// DSP
module DSP(A,B,C,D,CARRYIN,M,P,CARRYOUT,CARRYOUTF,CLK,OPMODE,
CEA,CEB,CEC,CED,CECARRYIN,CEM,CEP,CEOPMODE,
RSTA,RSTB,RSTC,RSTD,RSTCARRYIN,RSTM,RSTP,RSTOPMODE,
BCOUT,PCIN,PCOUT);
input[17:0] A, B, D;
input[47:0] C,PCIN;
input[7:0] OPMODE;
input CARRYIN,CLK,CEA,CEB,CEC,CECARRYIN,CED,CEM,CEP,CEOPMODE;
input RSTA,RSTB,RSTC,RSTD,RSTCARRYIN,RSTM,RSTP,RSTOPMODE;
output wire[35:0] M;
output wire[47:0] P,PCOUT;
output wire[17:0] BCOUT;
output CARRYOUT,CARRYOUTF;
parameter A0REG=0;	 
parameter A1REG=1; 
parameter B0REG=0;
parameter B1REG=1;
parameter CREG=1;
parameter DREG=1;
parameter MREG=1;
parameter PREG=1;
parameter CARRYINREG=1;
parameter CARRYOUTREG=1;
parameter OPMODEREG=1;
parameter CARRYINSEL="OPMODE5";  
parameter B_INPUT="DIRECT";  
parameter RSTTYPE="SYNC";   
wire[7:0] OPMODE_REG;
wire[17:0] D_REG;
reg[17:0] B0_IN;
wire[17:0] B0_REG;
reg[17:0] PRE_RESULT;
wire[17:0] B1_IN;
wire[17:0] B1_REG;
wire[17:0] A0_REG;
wire[17:0] A1_REG;
wire[35:0] Product_Result;
wire[35:0] M_REG;
reg[47:0] X_OUT;
reg[47:0] Z_OUT;
wire[48:0] Post_Result;
wire[47:0] C_REG;
reg Carry_IN;  
wire CIN; 
wire Carry_Out_In;
  ...
==> flow/config.mk <==
export PLATFORM = sky130hd
export DESIGN_NAME = DSP
export DESIGN_NICKNAME = DSP
export VERILOG_FILES = /design/flow/design.v
export SDC_FILE = /design/flow/constraint.sdc
export NUM_CORES = 4
export LEC_CHECK = 0
export CAP_MARGIN = 5
export CORE_MARGIN = 2
export CORE_UTILIZATION = 70
export CTS_CLUSTER_SIZE = 90
export MAX_ROUTING_LAYER = met4
export SETUP_SLACK_MARGIN = 0.04
export SLEW_MARGIN = 20
==> flow/constraint.sdc <==
create_clock -name core_clock -period 5.82 [get_ports {CLK}]
set_input_delay 1.1640 -clock core_clock [delete_from_list [all_inputs] [get_ports {CLK}]]
set_output_delay 1.1640 -clock core_clock [all_outputs]
set_load 0.01 [all_outputs]
run.sh (not shown) runs the stock make flow with config.mk's settings and CLKGATE_MAP_FILE=.
The first run died in 5_1_grt.
Rerun with:
CAP_MARGIN = 20   (was 5)
CORE_UTILIZATION = 64   (was 70)
CTS_CLUSTER_SIZE = default   (was 90)
MAX_ROUTING_LAYER = default   (was met4)
PLACE_DENSITY = 0.6   (was default)
SETUP_SLACK_MARGIN = default   (was 0.04)
clock period = 7.26 ns   (was 5.82 ns; I/O delays follow)
The new run went through all stages and came out clean.
Die size grows by 9.2%.
Synthesized area is unchanged.
Synthesized cell count is unchanged.
Rerun with:
CORE_UTILIZATION = 40   (was 64)
SETUP_SLACK_MARGIN = -0.34   (was default)
What happened: Final area went up by 1.8%. Worst setup slack is better by 0.15 ns. Wire length rose by 0.92%.
Rerun with:
CORE_UTILIZATION = 68   (was 40)
CTS_CLUSTER_SIZE = 86   (was default)
PLACE_DENSITY = default   (was 0.6)
SETUP_SLACK_MARGIN = 0.13   (was -0.34)
clock period = 5.9 ns   (was 7.26 ns; I/O delays follow)
Effect: The changed run died in 5_1_grt (GRT-0232). Synthesized area is unchanged. Die size fell by about 40%. Synthesized cell count stays the same.
Rerun with:
ABC_AREA = 1   (was default)
CTS_CLUSTER_SIZE = 99   (was 86)
PLACE_DENSITY = 0.6   (was default)
SETUP_SLACK_MARGIN = default   (was 0.13)
TNS_END_PERCENT = 5   (was default)
clock period = 3.15 ns   (was 5.9 ns; I/O delays follow)
What happened:
- The new run did not get past 5_1_grt
- synthesized cell count rises by 47%
- synthesized area went up by 12%
- die size rose by 11%


Setup of sierra:
Starting RTL as in the previous note.
Design DSP, start of the top module:
module DSP(A,B,C,D,CARRYIN,M,P,CARRYOUT,CARRYOUTF,CLK,OPMODE,
CEA,CEB,CEC,CED,CECARRYIN,CEM,CEP,CEOPMODE,
RSTA,RSTB,RSTC,RSTD,RSTCARRYIN,RSTM,RSTP,RSTOPMODE,
BCOUT,PCIN,PCOUT);
Settings: LEC_CHECK=0, ABC_AREA=0, CAP_MARGIN=15, CORE_ASPECT_RATIO=0.98, CORE_MARGIN=2, CORE_UTILIZATION=71, CTS_CLUSTER_SIZE=75, GPL_ROUTABILITY_DRIVEN=0, MAX_ROUTING_LAYER=met4, PLACE_DENSITY_LB_ADDON=0.01, SLEW_MARGIN=20, TNS_END_PERCENT=45; clock period 5.1 ns.
In sierra the implementation completed, yet the final layout does not meet the checks, the culprit being negative setup slack.
Here is what was changed in the inputs of nickel compared with sierra.
- MAX_ROUTING_LAYER: met4 -> met5
- SETUP_SLACK_MARGIN: unset -> -0.48
- PLACE_DENSITY_LB_ADDON: 0.01 -> 0.29
- CORE_MARGIN: 2 -> 7
- ABC_AREA: 0 -> 1
- CORE_UTILIZATION: 71 -> 55
- the clock period (ns, I/O delays scaled along): 5.1 -> 7.37
--- outcome ---
- nickel went all the way through the flow, and no timing, DRC or antenna check failed.
- Slew at the pin closest to its max-slew limit: nickel higher than sierra
- sierra reports its first element of the critical path as A1REG_INST.out[6]$_SDFFE_PP0P_ while nickel reports A1REG_INST.out[4]$_SDFFE_PP0P_.
- nickel vs sierra — antenna cell count dropped 9.
- nickel reports a lower non-clock buffer contribution to total cell area than sierra does.
Modified inputs, delta compared to nickel
- a deleted SETUP_SLACK_MARGIN that had been -0.48
- a change of CORE_MARGIN from 7 to 2
- a change of MAX_ROUTING_LAYER from met5 to met4
- a change of ABC_AREA from 1 to 0
- an added CTS_CLUSTER_DIAMETER of 70
- an added HOLD_SLACK_MARGIN of -0.08
- a change of CORE_UTILIZATION from 55 to 71
- a change of PLACE_DENSITY_LB_ADDON from 0.29 to 0.01
- a change of the clock period (ns, I/O delays scaled along) from 7.37 to 5.87
Notes after the runs:
Completing all stages was not enough for delta: its layout failed the final checks because of negative setup slack.
nickel → delta: die area shows a reduction of 22000 µm²; total stage count of the critical path went up.
Taking nickel as the reference, in delta count of cells along the worst register-to-register path rose by 2; pre-CTS worst setup slack fell by 1.67 ns; total wire length after detailed routing fell by 14 mm; worst path arrival time fell by 0.18 ns.
Input-level comparison between ember and delta:
- ABC_AREA: 0 -> 1
- CORE_UTILIZATION: 71 -> 65
- the clock period (ns, I/O delays scaled along): 5.87 -> 4.03
### Flow results
ember: all stages done; final checks FAILED (negative setup slack). Going from delta to ember, the non-clock buffer count was found to have gone up by 149. ember: critical path data arrival time is 0.65 ns lower than what delta reported. ember packs its core more loosely than delta.
